Setup of run A:
## cordic
module cordic #(
    parameter WIDTH = 16,                
    parameter ITERATIONS = 12,           
    parameter MODE = 0                   
)(
    input wire clk,
    input wire rst_n,
    input wire start,                    
    input wire [WIDTH-1:0] x_in,         
    input wire [WIDTH-1:0] y_in,         
    input wire [WIDTH-1:0] z_in,         
    output reg done,                     
    output reg [WIDTH-1:0] x_out,        
    output reg [WIDTH-1:0] y_out,        
    output reg [WIDTH-1:0] z_out         
);
Size: roughly 1300 cells after synthesis, roughly 110 flip-flops, ~100 I/O pins, about 8900 sq um of cells after synthesis.
clock: 8.24 ns
lec_check: 0
abc_area: 1
cap_margin: 20
cell_pad_in_sites_detail_placement: 2
core_aspect_ratio: 0.89
core_margin: 6
core_utilization: 40
cts_cluster_size: 57
gpl_timing_driven: 0
hold_slack_margin: 0.2
max_routing_layer: met4
place_density_lb_addon: 0.26
slew_margin: 40
run.sh (not shown) runs the stock make flow with config.mk's settings and CLKGATE_MAP_FILE=.
In the summary table, run A is marked failed, with error DPL-0033 raised in 3_5_place_dp.
What run B does differently from run A at the input level:
- SETUP_SLACK_MARGIN: unset -> -0.55
- HOLD_SLACK_MARGIN: 0.2 -> 0.29
- MAX_ROUTING_LAYER: met4 -> unset
- CTS_CLUSTER_SIZE: 57 -> unset
- ABC_AREA: 1 -> unset
- CORE_UTILIZATION: 40 -> 72
- GPL_TIMING_DRIVEN: 0 -> unset
- PLACE_DENSITY: unset -> 0.67
- CORE_ASPECT_RATIO: 0.89 -> unset
- CORE_MARGIN: 6 -> 2
- CELL_PAD_IN_SITES_DETAIL_PLACEMENT: 2 -> unset
- PLACE_DENSITY_LB_ADDON: 0.26 -> unset
- the clock period (ns, I/O delays scaled along): 8.24 -> 7.27
Notes after the runs:
The run showing the smaller fraction of synthesized area in multiplexers is run A. [compare] base=run A new=run B: die height now smaller, area after synthesis up about 5%. From run A to run B the numbers moved as follows: synthesized chip area reported by yosys grew by 5.1%, synthesized instance count went down. Share of synthesized registers carrying an async set or reset came out exactly the same in run B and run A. The flow ran to completion for all of run A and run B but run A, which stopped partway. The xor-xnor portion of the synthesized cell area in run B sits 2.4 points above the value recorded for run A. [run B vs run A] mean post-synth cell area: higher in run B.
[inputs] run C vs run B
- setting CTS_CLUSTER_DIAMETER to 30 for the first time
- changing PLACE_DENSITY from 0.67 to 0.7
- changing SLEW_MARGIN from 40 to 20
- changing SETUP_SLACK_MARGIN from -0.55 to 0.61
- removing HOLD_SLACK_MARGIN (formerly 0.29)
- changing the clock period (ns, I/O delays scaled along) from 7.27 to 4.68
- What ended run C was a tool error in 5_1_grt; the run never finished.
- Re synthesized cell area: no difference whatsoever between run C and run B.
- Proportion of synthesized area in mux cells across run B and run C: no real change.
- Number of flops mapped to enable cells by yosys delta (run C -> run B): insignificant
- Going from run B to run C, worst-case setup slack after placement saw a decrease, post-synthesis register bit count saw little to no change.
### run C -> run D
- CORE_UTILIZATION: 72 -> 40
- SETUP_SLACK_MARGIN: 0.61 -> unset
- CTS_CLUSTER_DIAMETER: 30 -> unset
- PLACE_DENSITY: 0.7 -> unset
- the clock period (ns, I/O delays scaled along): 4.68 -> 10.0
==> results <==
Run D against run C: number of sinks on the clock net roughly the same, post-DP HPWL lower.
The final layout from run D, which completed every stage, passed the timing, design-rule and antenna checks at the end of the flow.
Delta (run D minus run C): number of core rows picked up an extra 14; pre-CTS setup slack picked up an extra 4.49 ns; post-CTS setup repair buffer count lost 41.

* * *

cordic again, from the RTL that the note above started with.
make LEC_CHECK=0 ABC_AREA=1 CAP_MARGIN=20 CELL_PAD_IN_SITES_DETAIL_PLACEMENT=1 CORE_ASPECT_RATIO=0.9 CORE_MARGIN=4 CORE_UTILIZATION=60 CTS_CLUSTER_SIZE=21 GPL_TIMING_DRIVEN=1 MAX_ROUTING_LAYER=met5 MIN_ROUTING_LAYER=met2 PLACE_DENSITY_LB_ADDON=0.08 SLEW_MARGIN=15 finish   # period 3.47 ns
The baseline aborted during detailed placement (3_5_place_dp) with DPL-0033.
Then changed:
==> flow/config.mk (replaced) <==
export PLATFORM = sky130hd
export DESIGN_NAME = cordic
export DESIGN_NICKNAME = cordic
export VERILOG_FILES = /design/flow/design.v
export SDC_FILE = /design/flow/constraint.sdc
export NUM_CORES = 4
export LEC_CHECK = 0
export CAP_MARGIN = 20
export CELL_PAD_IN_SITES_DETAIL_PLACEMENT = 1
export CORE_ASPECT_RATIO = 0.9
export CORE_MARGIN = 4
export CORE_UTILIZATION = 24
export GPL_TIMING_DRIVEN = 0
export HOLD_SLACK_MARGIN = 0.08
export MAX_ROUTING_LAYER = met4
export PLACE_DENSITY_LB_ADDON = 0.19
export SLEW_MARGIN = 20
==> flow/constraint.sdc (replaced) <==
create_clock -name core_clock -period 3.94 [get_ports {clk}]
set_input_delay 0.7880 -clock core_clock [delete_from_list [all_inputs] [get_ports {clk}]]
set_output_delay 0.7880 -clock core_clock [all_outputs]
set_load 0.01 [all_outputs]
Outcome: This time the run produced a layout that fails on setup timing. Die size climbs to 2.5 times its value. Synthesized cell count is lower by 27%. Synthesized area is higher by 5.1%.
Then changed:
==> flow/config.mk (replaced) <==
export PLATFORM = sky130hd
export DESIGN_NAME = cordic
export DESIGN_NICKNAME = cordic
export VERILOG_FILES = /design/flow/design.v
export SDC_FILE = /design/flow/constraint.sdc
export NUM_CORES = 4
export LEC_CHECK = 0
export CAP_MARGIN = 20
export CORE_MARGIN = 2
export CORE_UTILIZATION = 70
export CTS_CLUSTER_DIAMETER = 42
export SETUP_SLACK_MARGIN = 1.39
export SLEW_MARGIN = 20
==> flow/constraint.sdc (replaced) <==
create_clock -name core_clock -period 5.42 [get_ports {clk}]
set_input_delay 1.0840 -clock core_clock [delete_from_list [all_inputs] [get_ports {clk}]]
set_output_delay 1.0840 -clock core_clock [all_outputs]
set_load 0.01 [all_outputs]
The changed run produced a clean layout.
Wire length decreases by 16%.
Die area drops by 66%.
Non-clock buffer count shrinks by 89.
Fmax came out lower by 0.74%.
Worst hold slack improves by 0.18 ns.
Sequential share of layout area goes up by 2.5 points.
Synthesized cell count is unchanged.
Final cell count decreases by 25%.
